==> 05-03 <==
// Datapath
module Datapath(
    input clk,
    input rst,
    input [15:0] gpio_in,
    output [15:0] gpio_out,
    output [15:0] imem_addr,
    input  [15:0] imem_rdata,
    output        dmem_en,
    output        dmem_we,
    output [15:0] dmem_addr,
    output [15:0] dmem_wdata,
    input  [15:0] dmem_rdata
);
Settings: LEC_CHECK=0, ABC_AREA=0, CAP_MARGIN=20, CORE_ASPECT_RATIO=1.45, CORE_MARGIN=2, CORE_UTILIZATION=72, CTS_CLUSTER_DIAMETER=362, CTS_CLUSTER_SIZE=100, PLACE_DENSITY=0.35, SETUP_SLACK_MARGIN=2.47, SLEW_MARGIN=20, TNS_END_PERCENT=5; clock period 24.0 ns.
run.sh (not shown) runs the stock make flow with config.mk's settings and CLKGATE_MAP_FILE=.
==> inputs of 12-06, as changes to 05-03 <==
ABC_AREA = 1   (was 0)
CORE_ASPECT_RATIO = not set   (was 1.45)
CORE_UTILIZATION = 71   (was 72)
CTS_CLUSTER_DIAMETER = 224   (was 362)
CTS_CLUSTER_SIZE = 74   (was 100)
MAX_ROUTING_LAYER = met4   (was not set)
PLACE_DENSITY = not set   (was 0.35)
SETUP_SLACK_MARGIN = not set   (was 2.47)
TNS_END_PERCENT = not set   (was 5)
==> flow/constraint.sdc (replaced) <==
create_clock -name core_clock -period 32.0 [get_ports {clk}]
set_input_delay 6.4000 -clock core_clock [delete_from_list [all_inputs] [get_ports {clk}]]
set_output_delay 6.4000 -clock core_clock [all_outputs]
set_load 0.01 [all_outputs]
==> inputs of 12-10, as changes to 05-03 <==
ABC_AREA = not set   (was 0)
CORE_ASPECT_RATIO = not set   (was 1.45)
CORE_UTILIZATION = 33   (was 72)
CTS_CLUSTER_DIAMETER = not set   (was 362)
CTS_CLUSTER_SIZE = not set   (was 100)
PLACE_DENSITY = not set   (was 0.35)
SETUP_SLACK_MARGIN = not set   (was 2.47)
TNS_END_PERCENT = not set   (was 5)
==> flow/constraint.sdc (replaced) <==
create_clock -name core_clock -period 43.6 [get_ports {clk}]
set_input_delay 8.7200 -clock core_clock [delete_from_list [all_inputs] [get_ports {clk}]]
set_output_delay 8.7200 -clock core_clock [all_outputs]
set_load 0.01 [all_outputs]
==> results <==
Die Span X: 12-06 200.7 um; 12-10 296.8 um; 05-03 168.6 um
Ys cells: 12-06 3,864; 12-10 3,449; 05-03 3,449
Effective utilization at floorplan: 12-06 71.44%; 12-10 33.28%; 05-03 72.81%
Synth Seq Share: 12-06 24.77%; 12-10 24.06%; 05-03 24.06%
Average instance area after synthesis: 12-06 7.112 sq um; 12-10 8.204 sq um; 05-03 8.204 sq um
Cell area after synthesis: 12-06 27,480 sq um; 12-10 28,290 sq um; 05-03 28,290 sq um
Multiplexer share of the synthesized area: 12-06 7.002%; 12-10 5.470%; 05-03 5.470%
# Post-CTS Setup Buffers: 12-06 350; 12-10 0; 05-03 -
Synthesized chip area reported by yosys: 12-06 27,480 sq um; 12-10 28,290 sq um; 05-03 28,290 sq um
Setup slack after placement: 12-06 -5.234 ns; 12-10 0.9059 ns; 05-03 -10.14 ns
Status: 12-06 stopped before the end; 12-10 finished clean; 05-03 stopped before the end
Last stage reached: 12-06 global routing; 12-10 -; 05-03 clock tree synthesis
Cell area after placement: 12-06 33,620 sq um; 12-10 30,720 sq um; 05-03 35,960 sq um
CTS resizes: 12-06 249; 12-10 0; 05-03 -
Routability congestion estimate: 12-06 1.075; 12-10 0.9609; 05-03 1.196
TritonCTS Buffers: 12-06 7; 12-10 29; 05-03 -
Detailed-placement wirelength estimate: 12-06 80,680 um; 12-10 80,270 um; 05-03 102,000 um
Clk sinks: 12-06 272; 12-10 272; 05-03 -
Placed Cells incl. Taps: 12-06 4,961; 12-10 4,601; 05-03 4,699
Aoi share: 12-06 10.25%; 12-10 24.20%; 05-03 24.20%
Cts hold-fix bufs: 12-06 0; 12-10 0; 05-03 -
Site row count: 12-06 72; 12-10 107; 05-03 87
Xor-xnor portion of the synthesized cell area: 12-06 3.824%; 12-10 3.799%; 05-03 3.799%
Number of instances in the synthesized netlist: 12-06 3,864; 12-10 3,449; 05-03 3,449
Placeable core area: 12-06 38,470 sq um; 12-10 85,010 sq um; 05-03 38,860 sq um

* * *

==> run a <==
Datapath again, from the RTL that the note above started with.
export LEC_CHECK = 0
export ABC_AREA = 1
export CAP_MARGIN = 10
export CELL_PAD_IN_SITES_GLOBAL_PLACEMENT = 0
export CORE_MARGIN = 2
export CORE_UTILIZATION = 72
export CTS_CLUSTER_DIAMETER = 367
export CTS_CLUSTER_SIZE = 33
export GPL_ROUTABILITY_DRIVEN = 1
export HOLD_SLACK_MARGIN = 0.29
export MIN_ROUTING_LAYER = met1
export SETUP_SLACK_MARGIN = -0.9
export SLEW_MARGIN = 30
create_clock -name core_clock -period 15.8 [get_ports {clk}]
==> run b: changes against run a <==
ABC_AREA = 0   (was 1)
CAP_MARGIN = 5   (was 10)
CORE_MARGIN = 10   (was 2)
CORE_UTILIZATION = 60   (was 72)
CTS_CLUSTER_DIAMETER = 133   (was 367)
CTS_CLUSTER_SIZE = 74   (was 33)
HOLD_SLACK_MARGIN = not set   (was 0.29)
MAX_ROUTING_LAYER = met4   (was not set)
MIN_ROUTING_LAYER = met2   (was met1)
PLACE_DENSITY = 0.4   (was not set)
SETUP_SLACK_MARGIN = not set   (was -0.9)
TNS_END_PERCENT = 45   (was not set)
==> flow/constraint.sdc (replaced) <==
create_clock -name core_clock -period 34.5 [get_ports {clk}]
set_input_delay 6.9000 -clock core_clock [delete_from_list [all_inputs] [get_ports {clk}]]
set_output_delay 6.9000 -clock core_clock [all_outputs]
set_load 0.01 [all_outputs]
==> results <==
Run a did not get past clock tree synthesis. Run b failed in global routing.
Of run a and run b, run b has the higher die area (gap about 30%, measured against run b).
Of run b and run a, run a has the higher synthesized cell count (gap about 11%, measured against run a).
Of run b and run a, run b has the higher synthesized area (gap about 3%, measured against run a).

* * *

==> juniper: inputs <==
Datapath again, from the RTL that the note above started with.
## Datapath
module Datapath(
    input clk,
    input rst,
    input [15:0] gpio_in,
    output [15:0] gpio_out,
    output [15:0] imem_addr,
    input  [15:0] imem_rdata,
    output        dmem_en,
    output        dmem_we,
    output [15:0] dmem_addr,
    output [15:0] dmem_wdata,
    input  [15:0] dmem_rdata
);
==> flow/config.mk <==
export PLATFORM = sky130hd
export DESIGN_NAME = Datapath
export DESIGN_NICKNAME = Datapath
export VERILOG_FILES = /design/flow/design.v
export SDC_FILE = /design/flow/constraint.sdc
export NUM_CORES = 4
export LEC_CHECK = 0
export CAP_MARGIN = 20
export CORE_MARGIN = 2
export CORE_UTILIZATION = 68
export MAX_ROUTING_LAYER = met4
export SLEW_MARGIN = 20
==> flow/constraint.sdc <==
create_clock -name core_clock -period 32.5 [get_ports {clk}]
set_input_delay 6.5000 -clock core_clock [delete_from_list [all_inputs] [get_ports {clk}]]
set_output_delay 6.5000 -clock core_clock [all_outputs]
set_load 0.01 [all_outputs]
==> garnet: changes against juniper <==
Settings changed: CORE_UTILIZATION 68 to 58, MAX_ROUTING_LAYER met4 to default.
==> flow/constraint.sdc (replaced) <==
create_clock -name core_clock -period 24.2 [get_ports {clk}]
set_input_delay 4.8400 -clock core_clock [delete_from_list [all_inputs] [get_ports {clk}]]
set_output_delay 4.8400 -clock core_clock [all_outputs]
set_load 0.01 [all_outputs]
==> results <==
- Area after synthesis is the same in garnet and juniper.
- garnet finished with setup timing left. juniper never finished: it broke off in global routing (5_1_grt) on GRT-0232.
- Die size: juniper is lower than garnet (about 14%).
- In synthesized cell count, juniper and garnet do not differ.
==> figures <==
	juniper	garnet
Status	did not finish	failed layout checks
Last stage reached	global routing (5_1_grt)	-
Layout check failures	-	setup timing
Placed cells	4449	4797
Die Ht	208.0 um	224.9 um
CTS buffer count	25	27
PostCTS Resize Cnt	222	263
Row Count	74	80
Core Region	40920 sq um	47950 sq um
Post-CTS repair timing setup buffer count	119	98
Gp weighted congestion	1.126	1.071
Dpl ws	-3.593 ns	-9.816 ns
Fraction of the core area occupied by cells at floorplan	69.14%	59.01%
